==> 06-28 <==
==> flow/design.v <==
module apb_slave (
  input  logic        PCLK,
  input  logic        PRESETn,
  input  logic [31:0] PADDR,
  input  logic        PSEL,
  input  logic        PENABLE,
  input  logic        PWRITE,
  input  logic [31:0] PWDATA,
  output logic [31:0] PRDATA,
  output logic        PREADY,
  output logic        PSLVERR
);
  logic [15:0] [31:0] registers;
  logic [3:0] addr_index;
  logic       addr_valid;
  assign addr_index = PADDR[5:2];
  assign addr_valid = (PADDR[31:6] == 0);
  typedef enum logic [1:0] {
    IDLE,
    SETUP,
    ACCESS
  } apb_state_t;
  apb_state_t current_state, next_state;
  always_ff @(posedge PCLK or negedge PRESETn) begin
    if (!PRESETn) begin
      current_state <= IDLE;
    end else begin
      current_state <= next_state;
    end
  end
  always_comb begin
    case (current_state)
      IDLE: begin
        if (PSEL && !PENABLE)
          next_state = SETUP;
        else
          next_state = IDLE;
      end
      SETUP: begin
        if (PSEL && PENABLE)
          next_state = ACCESS;
        else
          next_state = IDLE;
      end
      ACCESS: begin
        if (PSEL && !PENABLE)
          next_state = SETUP;
        else
          next_state = IDLE;
      end
      default:
        next_state = IDLE;
    endcase
  end
  always_ff @(posedge PCLK or negedge PRESETn) begin
    if (!PRESETn) begin
      for (int i = 0; i < 16; i++)
        registers[i] <= 32'h0;
      PRDATA <= 32'h0;
      PREADY <= 1'b1;   
      PSLVERR <= 1'b0;  
    end
    else begin
      PREADY <= (next_state != SETUP);
      PSLVERR <= 1'b0;
      if (current_state == SETUP && PSEL && PENABLE) begin
        if (!addr_valid) begin
          PSLVERR <= 1'b1;
        end
        else if (!PWRITE) begin
          PRDATA <= registers[addr_index];
        end
      end
      if (current_state == ACCESS && PSEL && PENABLE && addr_valid && PWRITE) begin
        registers[addr_index] <= PWDATA;
      end
    end
  end
endmodule
==> flow/run.sh <==
#!/bin/bash
# the make line also repeats each setting of config.mk as NAME=value (left out here)
make -C /OpenROAD-flow-scripts/flow DESIGN_CONFIG=/design/flow/config.mk WORK_HOME=/design/flow/orfs CLKGATE_MAP_FILE= finish
==> flow/config.mk <==
export PLATFORM = sky130hd
export DESIGN_NAME = apb_slave
export DESIGN_NICKNAME = apb_slave
export VERILOG_FILES = /design/flow/design.v
export SDC_FILE = /design/flow/constraint.sdc
export NUM_CORES = 4
export LEC_CHECK = 0
export ABC_AREA = 1
export CAP_MARGIN = 20
export CORE_MARGIN = 2
export CORE_UTILIZATION = 72
export CTS_CLUSTER_DIAMETER = 357
export PLACE_DENSITY = 0.63
export SETUP_SLACK_MARGIN = -0.13
export SLEW_MARGIN = 20
==> flow/constraint.sdc <==
create_clock -name core_clock -period 2.14 [get_ports {PCLK}]
set_input_delay 0.4280 -clock core_clock [delete_from_list [all_inputs] [get_ports {PCLK}]]
set_output_delay 0.4280 -clock core_clock [all_outputs]
set_load 0.01 [all_outputs]
==> 06-26: changes against 06-28 <==
CELL_PAD_IN_SITES_GLOBAL_PLACEMENT = 2   (was not set)
CORE_ASPECT_RATIO = 0.91   (was not set)
CORE_MARGIN = 4   (was 2)
CORE_UTILIZATION = 57   (was 72)
CTS_CLUSTER_DIAMETER = 267   (was 357)
GPL_ROUTABILITY_DRIVEN = 0   (was not set)
GPL_TIMING_DRIVEN = 0   (was not set)
HOLD_SLACK_MARGIN = 0.26   (was not set)
MAX_ROUTING_LAYER = met4   (was not set)
MIN_ROUTING_LAYER = met1   (was not set)
PLACE_DENSITY = not set   (was 0.63)
SETUP_SLACK_MARGIN = not set   (was -0.13)
TNS_END_PERCENT = 45   (was not set)
==> flow/constraint.sdc (replaced) <==
create_clock -name core_clock -period 5.0 [get_ports {PCLK}]
set_input_delay 1.0000 -clock core_clock [delete_from_list [all_inputs] [get_ports {PCLK}]]
set_output_delay 1.0000 -clock core_clock [all_outputs]
set_load 0.01 [all_outputs]
==> 05-10: changes against 06-28 <==
CAP_MARGIN = 10   (was 20)
CELL_PAD_IN_SITES_GLOBAL_PLACEMENT = 0   (was not set)
CTS_CLUSTER_DIAMETER = not set   (was 357)
CTS_CLUSTER_SIZE = 43   (was not set)
GPL_ROUTABILITY_DRIVEN = 0   (was not set)
GPL_TIMING_DRIVEN = 1   (was not set)
MAX_ROUTING_LAYER = met5   (was not set)
MIN_ROUTING_LAYER = met1   (was not set)
PLACE_DENSITY = not set   (was 0.63)
PLACE_DENSITY_LB_ADDON = 0.25   (was not set)
SETUP_SLACK_MARGIN = -0.05   (was -0.13)
TNS_END_PERCENT = 80   (was not set)
==> flow/constraint.sdc (replaced) <==
create_clock -name core_clock -period 2.25 [get_ports {PCLK}]
set_input_delay 0.4500 -clock core_clock [delete_from_list [all_inputs] [get_ports {PCLK}]]
set_output_delay 0.4500 -clock core_clock [all_outputs]
set_load 0.01 [all_outputs]
==> comparison <==
Against 05-10, the sequential power of 06-28 is larger by about 5%.
Of 06-28 and 05-10, 06-28 has the higher power (gap 5.1%, measured against 05-10).
Between 05-10 and 06-28, the lower cell area is in 05-10 (gap about 0.56%, measured against 06-28).
06-26 aborted during global placement without I/O, error GPL-0301. 06-28 finished with timing, DRC and antenna clean. 05-10 ran to the end with no violations.
Flip-flop count is the same in 05-10 and 06-28.
Between 06-28 and 05-10, the lower first-iteration DRC count is in 06-28 (gap 7.4%, measured against 05-10).
==> figures <==
| metric | 06-28 | 06-26 | 05-10 |
|---|---|---|---|
| Run status | finished clean | stopped before the end | finished clean |
| Last stage reached | - | global placement without I/O | - |
| Total sequential power | 10,400 µW | - | 9880 µW |
| Std-Cell Core Area | 0.0406 mm² | 0.0512 mm² | 0.0406 mm² |
| Horizontal die dimension | 207 µm | 247 µm | 207 µm |
| WHS | 0.323 ns | - | 0.372 ns |
| Number of primary I/O pins | 103 | - | 103 |
| Clock network power consumption | 10,000 µW | - | 9560 µW |
| Cell with the largest stage delay on the worst path | sky130_fd_sc_hd__clkdlybuf4s50_1 | - | sky130_fd_sc_hd__clkdlybuf4s50_1 |
| Switching Power | 6190 µW | - | 5800 µW |
| Pin count of the biggest net entering global routing | 77 | - | 83 |
| Slew at the pin with the worst max-slew slack | 0.602 ns | - | 0.779 ns |

========
==> 07-28 <==
RTL: the design.v shown in full above, as it stands there.
make LEC_CHECK=0 ABC_AREA=1 CAP_MARGIN=20 CORE_ASPECT_RATIO=1.35 CORE_MARGIN=2 CORE_UTILIZATION=72 CTS_CLUSTER_DIAMETER=279 CTS_CLUSTER_SIZE=10 PLACE_DENSITY=0.39 SETUP_SLACK_MARGIN=0.4 SLEW_MARGIN=20 finish   # period 1.5 ns
run.sh (not shown) runs the stock make flow with config.mk's settings and CLKGATE_MAP_FILE=.
==> 02-09: changes against 07-28 <==
--- a/flow/config.mk
+++ b/flow/config.mk
@@ -9,9 +9,5 @@
 export CAP_MARGIN = 20
-export CORE_ASPECT_RATIO = 1.35
 export CORE_MARGIN = 2
 export CORE_UTILIZATION = 72
-export CTS_CLUSTER_DIAMETER = 279
-export CTS_CLUSTER_SIZE = 10
-export PLACE_DENSITY = 0.39
-export SETUP_SLACK_MARGIN = 0.4
+export SETUP_SLACK_MARGIN = 0.14
 export SLEW_MARGIN = 20
==> 08-10: changes against 07-28 <==
==> flow/config.mk (replaced) <==
export PLATFORM = sky130hd
export DESIGN_NAME = apb_slave
export DESIGN_NICKNAME = apb_slave
export VERILOG_FILES = /design/flow/design.v
export SDC_FILE = /design/flow/constraint.sdc
export NUM_CORES = 4
export LEC_CHECK = 0
export CAP_MARGIN = 20
export CORE_MARGIN = 2
export CORE_UTILIZATION = 54
export SLEW_MARGIN = 20
==> flow/constraint.sdc (replaced) <==
create_clock -name core_clock -period 3.81 [get_ports {PCLK}]
set_input_delay 0.7620 -clock core_clock [delete_from_list [all_inputs] [get_ports {PCLK}]]
set_output_delay 0.7620 -clock core_clock [all_outputs]
set_load 0.01 [all_outputs]
==> notes <==
- 07-28 finished with negative setup slack left. 02-09 died in 5_1_grt. 08-10 ran to the end with no violations.
- Of 07-28 and 08-10, 07-28 has the higher final cell count (gap 120%, measured against 08-10).
- Of 08-10 and 07-28, 07-28 has the higher non-clock buffer count (gap 284).
- Between 07-28 and 08-10, the lower worst setup slack is in 07-28 (gap 1.7 ns).
- In 08-10 the design area is lower than in 07-28, by about 22%.
- Of 07-28 and 08-10, 08-10 has the higher sequential share of layout area (gap 11 points).

========
==> job 9180 <==
RTL: the design.v shown in full above, as it stands there.
Settings: LEC_CHECK=0, CAP_MARGIN=10, CELL_PAD_IN_SITES_GLOBAL_PLACEMENT=0, CORE_MARGIN=2, CORE_UTILIZATION=68, GPL_ROUTABILITY_DRIVEN=0, GPL_TIMING_DRIVEN=1, MAX_ROUTING_LAYER=met5, MIN_ROUTING_LAYER=met1, SETUP_SLACK_MARGIN=0.66, SLEW_MARGIN=20, TNS_END_PERCENT=80; clock period 2.86 ns.
==> inputs of job 6335, as changes to job 9180 <==
==> flow/config.mk (replaced) <==
export PLATFORM = sky130hd
export DESIGN_NAME = apb_slave
export DESIGN_NICKNAME = apb_slave
export VERILOG_FILES = /design/flow/design.v
export SDC_FILE = /design/flow/constraint.sdc
export NUM_CORES = 4
export LEC_CHECK = 0
export ABC_AREA = 1
export CAP_MARGIN = 10
export CELL_PAD_IN_SITES_GLOBAL_PLACEMENT = 0
export CORE_MARGIN = 2
export CORE_UTILIZATION = 72
export CTS_CLUSTER_SIZE = 72
export GPL_ROUTABILITY_DRIVEN = 0
export GPL_TIMING_DRIVEN = 1
export HOLD_SLACK_MARGIN = -0.09
export MAX_ROUTING_LAYER = met5
export MIN_ROUTING_LAYER = met1
export PLACE_DENSITY = 0.63
export SLEW_MARGIN = 20
export TNS_END_PERCENT = 80
==> flow/constraint.sdc (replaced) <==
create_clock -name core_clock -period 2.18 [get_ports {PCLK}]
set_input_delay 0.4360 -clock core_clock [delete_from_list [all_inputs] [get_ports {PCLK}]]
set_output_delay 0.4360 -clock core_clock [all_outputs]
set_load 0.01 [all_outputs]
==> inputs of job 4785, as changes to job 9180 <==
==> flow/config.mk (replaced) <==
export PLATFORM = sky130hd
export DESIGN_NAME = apb_slave
export DESIGN_NICKNAME = apb_slave
export VERILOG_FILES = /design/flow/design.v
export SDC_FILE = /design/flow/constraint.sdc
export NUM_CORES = 4
export LEC_CHECK = 0
export CAP_MARGIN = 20
export CORE_MARGIN = 2
export CORE_UTILIZATION = 40
export SLEW_MARGIN = 20
==> flow/constraint.sdc (replaced) <==
create_clock -name core_clock -period 3.81 [get_ports {PCLK}]
set_input_delay 0.7620 -clock core_clock [delete_from_list [all_inputs] [get_ports {PCLK}]]
set_output_delay 0.7620 -clock core_clock [all_outputs]
set_load 0.01 [all_outputs]
==> inputs of job 2504, as changes to job 9180 <==
==> flow/config.mk (replaced) <==
export PLATFORM = sky130hd
export DESIGN_NAME = apb_slave
export DESIGN_NICKNAME = apb_slave
export VERILOG_FILES = /design/flow/design.v
export SDC_FILE = /design/flow/constraint.sdc
export NUM_CORES = 4
export LEC_CHECK = 0
export CAP_MARGIN = 20
export CORE_MARGIN = 2
export CORE_UTILIZATION = 72
export CTS_CLUSTER_DIAMETER = 104
export SLEW_MARGIN = 20
==> flow/constraint.sdc (replaced) <==
create_clock -name core_clock -period 2.1 [get_ports {PCLK}]
set_input_delay 0.4200 -clock core_clock [delete_from_list [all_inputs] [get_ports {PCLK}]]
set_output_delay 0.4200 -clock core_clock [all_outputs]
set_load 0.01 [all_outputs]
==> comparison table <==
quantity	job 9180	job 2504	job 6335	job 4785
Worst skew pair latency	0.60 ns	0.61 ns	0.64 ns	0.63 ns
Register-to-Register Path Depth	8	8	12	6
Pin count of the biggest net entering global routing	89	98	85	128
Chip area line of the yosys report	24500 um^2	24500 um^2	29600 um^2	24500 um^2
Setup crit end	registers[413]	registers[412]	PRDATA[17]	registers[131]
Critical R2R Capture	registers[413]	registers[412]	registers[145]	registers[131]
CTS buffer count	54	54	56	59
Count of non-CTS inverters in the layout	6	6	47	6
Number of failing setup endpoints in the final timing report	0	458	0	0
Largest fanout on the critical path	6	18	2	17
Nets@finish	1743	1754	4408	1680
Post-Syn Area per Cell	16.1 um^2	16.1 um^2	6.88 um^2	16.1 um^2
Layout non-clock buf frac	0.0934	0.100	0.112	0.0586
Run status	no timing/DRC/antenna violations	finished with violations	no timing/DRC/antenna violations	no timing/DRC/antenna violations
Layout check failures	-	negative setup slack	-	-
Area added between synthesis and finish	19.9%	21.3%	17.3%	16.2%
Placer congestion estimate	-	0.830	-	0.742
Delay of the slowest critical-path stage	0.54 ns	0.48 ns	0.72 ns	0.69 ns
Number of warning messages in the logs	33	33	31	31
Kind of launch point of the worst setup path	flip-flop	flip-flop	flip-flop	primary input
Power and IR drop assume default switching activity.
